## job 2152
Design fir, start of the top module:
module fir
#(
    parameter   DIN_WIDTH    = 8    ,    
                FIR_TAP      = 16   ,    
                COEF_WIDTH   = 8    ,    
                DOUT_WIDTH   = 8        
)
(
    input           clk         ,
    input           rst_n       ,
    input           load_sw     ,                
    input       [ DIN_WIDTH-1:0]    data_in ,    
    input       [COEF_WIDTH-1:0]    coff_in ,    
    output      [DOUT_WIDTH-1:0]    data_out     
    );
Size: ~5700 cells after synthesis, about 430 flip-flops, about 54000 sq um of cells after synthesis.
clock: 7.0 ns
lec_check: 0
cap_margin: 20
core_margin: 2
core_utilization: 40
cts_cluster_diameter: 116
hold_slack_margin: 0.02
slew_margin: 20
tns_end_percent: 85
run.sh (not shown) runs the stock make flow with config.mk's settings and CLKGATE_MAP_FILE=.
What job 7655 does differently from job 2152 at the input level:
==> flow/config.mk <==
export PLATFORM = sky130hd
export DESIGN_NAME = fir
export DESIGN_NICKNAME = fir
export VERILOG_FILES = /design/flow/design.v
export SDC_FILE = /design/flow/constraint.sdc
export NUM_CORES = 4
export LEC_CHECK = 0
export ABC_AREA = 0
export CAP_MARGIN = 20
export CORE_MARGIN = 2
export CORE_UTILIZATION = 72
export CTS_CLUSTER_DIAMETER = 95
export CTS_CLUSTER_SIZE = 14
export SETUP_SLACK_MARGIN = 0.38
export SLEW_MARGIN = 20
==> flow/constraint.sdc <==
create_clock -name core_clock -period 3.23 [get_ports {clk}]
set_input_delay 0.6460 -clock core_clock [delete_from_list [all_inputs] [get_ports {clk}]]
set_output_delay 0.6460 -clock core_clock [all_outputs]
set_load 0.01 [all_outputs]
### Flow results
- The flow for job 7655 finished, though final verification flagged negative hold slack, negative setup slack.
- Job 2152 → job 7655: pre-CTS setup slack decreased by 3.06 ns relative to the old numbers, met2 track demand over resource increased by 37 points relative to the old numbers.
### job 7655 -> job 9994
==> flow/config.mk <==
export PLATFORM = sky130hd
export DESIGN_NAME = fir
export DESIGN_NICKNAME = fir
export VERILOG_FILES = /design/flow/design.v
export SDC_FILE = /design/flow/constraint.sdc
export NUM_CORES = 4
export LEC_CHECK = 0
export CAP_MARGIN = 20
export CORE_MARGIN = 2
export CORE_UTILIZATION = 66
export SLEW_MARGIN = 20
==> flow/constraint.sdc <==
create_clock -name core_clock -period 4.7 [get_ports {clk}]
set_input_delay 0.9400 -clock core_clock [delete_from_list [all_inputs] [get_ports {clk}]]
set_output_delay 0.9400 -clock core_clock [all_outputs]
set_load 0.01 [all_outputs]
What the final checks of job 9994 revealed, after a flow that finished every stage, was a layout that fails on negative setup slack. Clock period minus final worst setup slack delta for job 9994 relative to job 7655: 0.32 ns lower. Of job 9994 and job 7655, it is job 9994 that has the lower worst max-slew margin expressed relative to the limit. Compared job 9994 vs job 7655, and total negative slack for setup checks is up in job 9994. Diff job 7655 -> job 9994 | total number of vias | down by more than 10%. Share of cell area taken by flip-flops and latches sits higher in job 9994 than in job 7655. Job 9994 against job 7655: via-per-instance ratio saw a decrease, maximum net fanout on the critical path went down 3. Total die size (higher): job 9994.
Changes in job 9797 relative to job 9994:
-- flow/config.mk --
<<< job 9994, line 6
export NUM_CORES = 4
export LEC_CHECK = 0
export CAP_MARGIN = 20
export CORE_MARGIN = 2
export CORE_UTILIZATION = 66
export SLEW_MARGIN = 20
>>> job 9797, line 6
export NUM_CORES = 4
export LEC_CHECK = 0
export CAP_MARGIN = 35
export CORE_MARGIN = 2
export CORE_UTILIZATION = 72
export CTS_CLUSTER_DIAMETER = 204
export CTS_CLUSTER_SIZE = 20
export MAX_ROUTING_LAYER = met5
export MIN_ROUTING_LAYER = met1
export PLACE_DENSITY = 0.39
export SETUP_SLACK_MARGIN = 0.38
export SLEW_MARGIN = 20
export TNS_END_PERCENT = 60
==> flow/constraint.sdc <==
create_clock -name core_clock -period 4.42 [get_ports {clk}]
set_input_delay 0.8840 -clock core_clock [delete_from_list [all_inputs] [get_ports {clk}]]
set_output_delay 0.8840 -clock core_clock [all_outputs]
set_load 0.01 [all_outputs]
Notes after the runs:
In job 9797 the implementation ran to completion but is not tape-out ready, as the final checks report negative setup slack.
The final reports for job 9797 and job 9994 show fmax lower in the former.
Looking at layout clock buffer count, job 9797 sits 56% below job 9994.
Relative to job 9994, the area of the core region measured on job 9797 has decreased by a little under 10%.
Job 9797 — worst path buffer plus inverter count 1 higher, job 9994 as reference
Job 9797 — largest net degree at the start of global routing 27% lower, job 9994 as reference
Comparing overall routed net length for job 9994 and job 9797, the bigger number came from job 9797.
What job 2252 does differently from job 9797 at the input level:
==> flow/config.mk <==
export PLATFORM = sky130hd
export DESIGN_NAME = fir
export DESIGN_NICKNAME = fir
export VERILOG_FILES = /design/flow/design.v
export SDC_FILE = /design/flow/constraint.sdc
export NUM_CORES = 4
export LEC_CHECK = 0
export CAP_MARGIN = 20
export CORE_MARGIN = 2
export CORE_UTILIZATION = 72
export PLACE_DENSITY = 0.35
export SETUP_SLACK_MARGIN = 1.41
export SLEW_MARGIN = 20
==> flow/constraint.sdc <==
create_clock -name core_clock -period 4.9 [get_ports {clk}]
set_input_delay 0.9800 -clock core_clock [delete_from_list [all_inputs] [get_ports {clk}]]
set_output_delay 0.9800 -clock core_clock [all_outputs]
set_load 0.01 [all_outputs]
==> comparison <==
- Global-route track usage on met3, job 2252 and job 9797: larger value in job 9797
- The final reports for job 2252 and job 9797 show buffering stage count on the worst path with inverters included lower in the former.
- Of the two values seen for capturing element of the worst setup path, sum[9][18] was produced by job 2252 and sum[8][19] by job 9797.
- For final wirelength, dividing the value from job 9797 by the value from job 2252 gives 1.07.
- Job 2252 finished end to end and its layout was clean on timing, DRC and antenna.

========
## amber
The RTL this note starts from:
==> flow/design.v <==
`timescale 1ns / 1ps
module fir
#(
    parameter   DIN_WIDTH    = 8    ,    
                FIR_TAP      = 16   ,    
                COEF_WIDTH   = 8    ,    
                DOUT_WIDTH   = 8        
)
(
    input           clk         ,
    input           rst_n       ,
    input           load_sw     ,                
    input       [ DIN_WIDTH-1:0]    data_in ,    
    input       [COEF_WIDTH-1:0]    coff_in ,    
    output      [DOUT_WIDTH-1:0]    data_out     
    );
localparam  PROD_WIDTH   = DIN_WIDTH + COEF_WIDTH,  
            ADD_WIDTH    = PROD_WIDTH + clogb2(FIR_TAP) ; 
reg [DIN_WIDTH-1:0] data_in_r;
wire [ADD_WIDTH-1:0] data_out_w;
reg [COEF_WIDTH-1:0] coff [FIR_TAP-1:0];     
wire [PROD_WIDTH-1:0] prod [FIR_TAP-1:0];    
reg [ADD_WIDTH-1:0] sum [FIR_TAP-1:0];       
always @(posedge clk or negedge rst_n) begin: LOAD
    integer i;
    if (!rst_n) begin
        for (i = 0; i <= FIR_TAP-1; i = i +1) begin
            coff[i] <= 'd0;
        end
        data_in_r <= 'd0;
    end else if(!load_sw) begin      
        coff[FIR_TAP-1] <= coff_in;
        for (i = FIR_TAP-1; i > 0; i = i -1) begin
            coff[i-1] <= coff[i];
        end
    end else begin
        data_in_r <= data_in;        
    end
end
genvar k;
generate
    for (k = 0; k < FIR_TAP; k = k + 1) begin
        assign prod[k] = data_in_r * coff[k];
    end
endgenerate
always @(posedge clk or negedge rst_n) begin: SOP
    integer m;
    if (!rst_n) begin
        for (m = 0; m < FIR_TAP; m = m + 1) begin
            sum[m] <= 'd0;
        end
    end else begin
        sum[FIR_TAP-1] <= prod[FIR_TAP-1];
        for (m = FIR_TAP-1; m > 0; m = m - 1) begin
            sum[m-1] <= prod[m-1] + sum[m];
        end
    end
end
assign data_out_w = sum[0];
assign data_out = data_out_w[ADD_WIDTH-1:ADD_WIDTH-DOUT_WIDTH];
function integer clogb2 (input integer depth);
    begin
        for(clogb2=0; depth>1; clogb2=clogb2+1)
        depth = depth >> 1;
    end
endfunction
endmodule
Settings: LEC_CHECK=0, CAP_MARGIN=20, CORE_MARGIN=2, CORE_UTILIZATION=72, CTS_CLUSTER_DIAMETER=232, SLEW_MARGIN=20; clock period 4.3 ns.
amber ran in full, but the layout does not pass; the checks complain about negative setup slack.
The following lists how harbor was set up differently from amber:
# amber
export LEC_CHECK = 0
export CAP_MARGIN = 20
export CORE_MARGIN = 2
export CORE_UTILIZATION = 72
export CTS_CLUSTER_DIAMETER = 232
export SLEW_MARGIN = 20
create_clock -name core_clock -period 4.3 [get_ports {clk}]
# harbor
export LEC_CHECK = 0
export ABC_AREA = 0
export CAP_MARGIN = 20
export CELL_PAD_IN_SITES_GLOBAL_PLACEMENT = 1
export CORE_ASPECT_RATIO = 1.88
export CORE_MARGIN = 2
export CORE_UTILIZATION = 43
export MAX_ROUTING_LAYER = met4
export MIN_ROUTING_LAYER = met2
export PLACE_DENSITY_LB_ADDON = 0.18
export SLEW_MARGIN = 25
create_clock -name core_clock -period 3.99 [get_ports {clk}]
## What came out
In harbor the implementation completed, yet the final layout does not meet the checks, the culprit being negative setup slack.
amber: complete, dirty (negative setup slack)
Cmp harbor and amber / first-iteration DRC count / lower: amber

========
RTL: the design.v shown in full above, as it stands there.
Settings: LEC_CHECK=0, ABC_AREA=1, CAP_MARGIN=20, CORE_MARGIN=2, CORE_UTILIZATION=72, CTS_CLUSTER_SIZE=76, PLACE_DENSITY=0.76, SLEW_MARGIN=20; clock period 4.16 ns.
The first run reached the layout checks and failed them: setup timing.
Edit:
CELL_PAD_IN_SITES_DETAIL_PLACEMENT = 1   (was default)
CORE_ASPECT_RATIO = 1.55   (was default)
CORE_UTILIZATION = 40   (was 72)
CTS_CLUSTER_SIZE = 93   (was 76)
GPL_TIMING_DRIVEN = 0   (was default)
HOLD_SLACK_MARGIN = 0.21   (was default)
PLACE_DENSITY = default   (was 0.76)
clock period = 6.12 ns   (was 4.16 ns; I/O delays follow)
Effect: With this change the flow completed with no timing, DRC or antenna violations; utilization came out lower by 45 points; non-clock buffer count is lower by 345; first-iteration DRC count fell by well over a third; register-to-register slack improved by 1.4 ns; count of clock-buffer cells in the layout decreases by 16; design area fell by roughly a tenth.
Edit:
ABC_AREA = 0   (was 1)
CELL_PAD_IN_SITES_DETAIL_PLACEMENT = default   (was 1)
CORE_ASPECT_RATIO = default   (was 1.55)
CORE_UTILIZATION = 72   (was 40)
CTS_CLUSTER_DIAMETER = 95   (was default)
CTS_CLUSTER_SIZE = 14   (was 93)
GPL_TIMING_DRIVEN = default   (was 0)
HOLD_SLACK_MARGIN = default   (was 0.21)
SETUP_SLACK_MARGIN = 0.59   (was default)
clock period = 3.23 ns   (was 6.12 ns; I/O delays follow)
Now the flow finished but fails on hold timing, setup timing. Worst setup slack loses 2.2 ns. Count of clock-buffer cells in the layout went down by 17. Die size drops by well over a third. Routed wire length came out lower by a little under a tenth. Clock skew fell by 0.0076 ns.
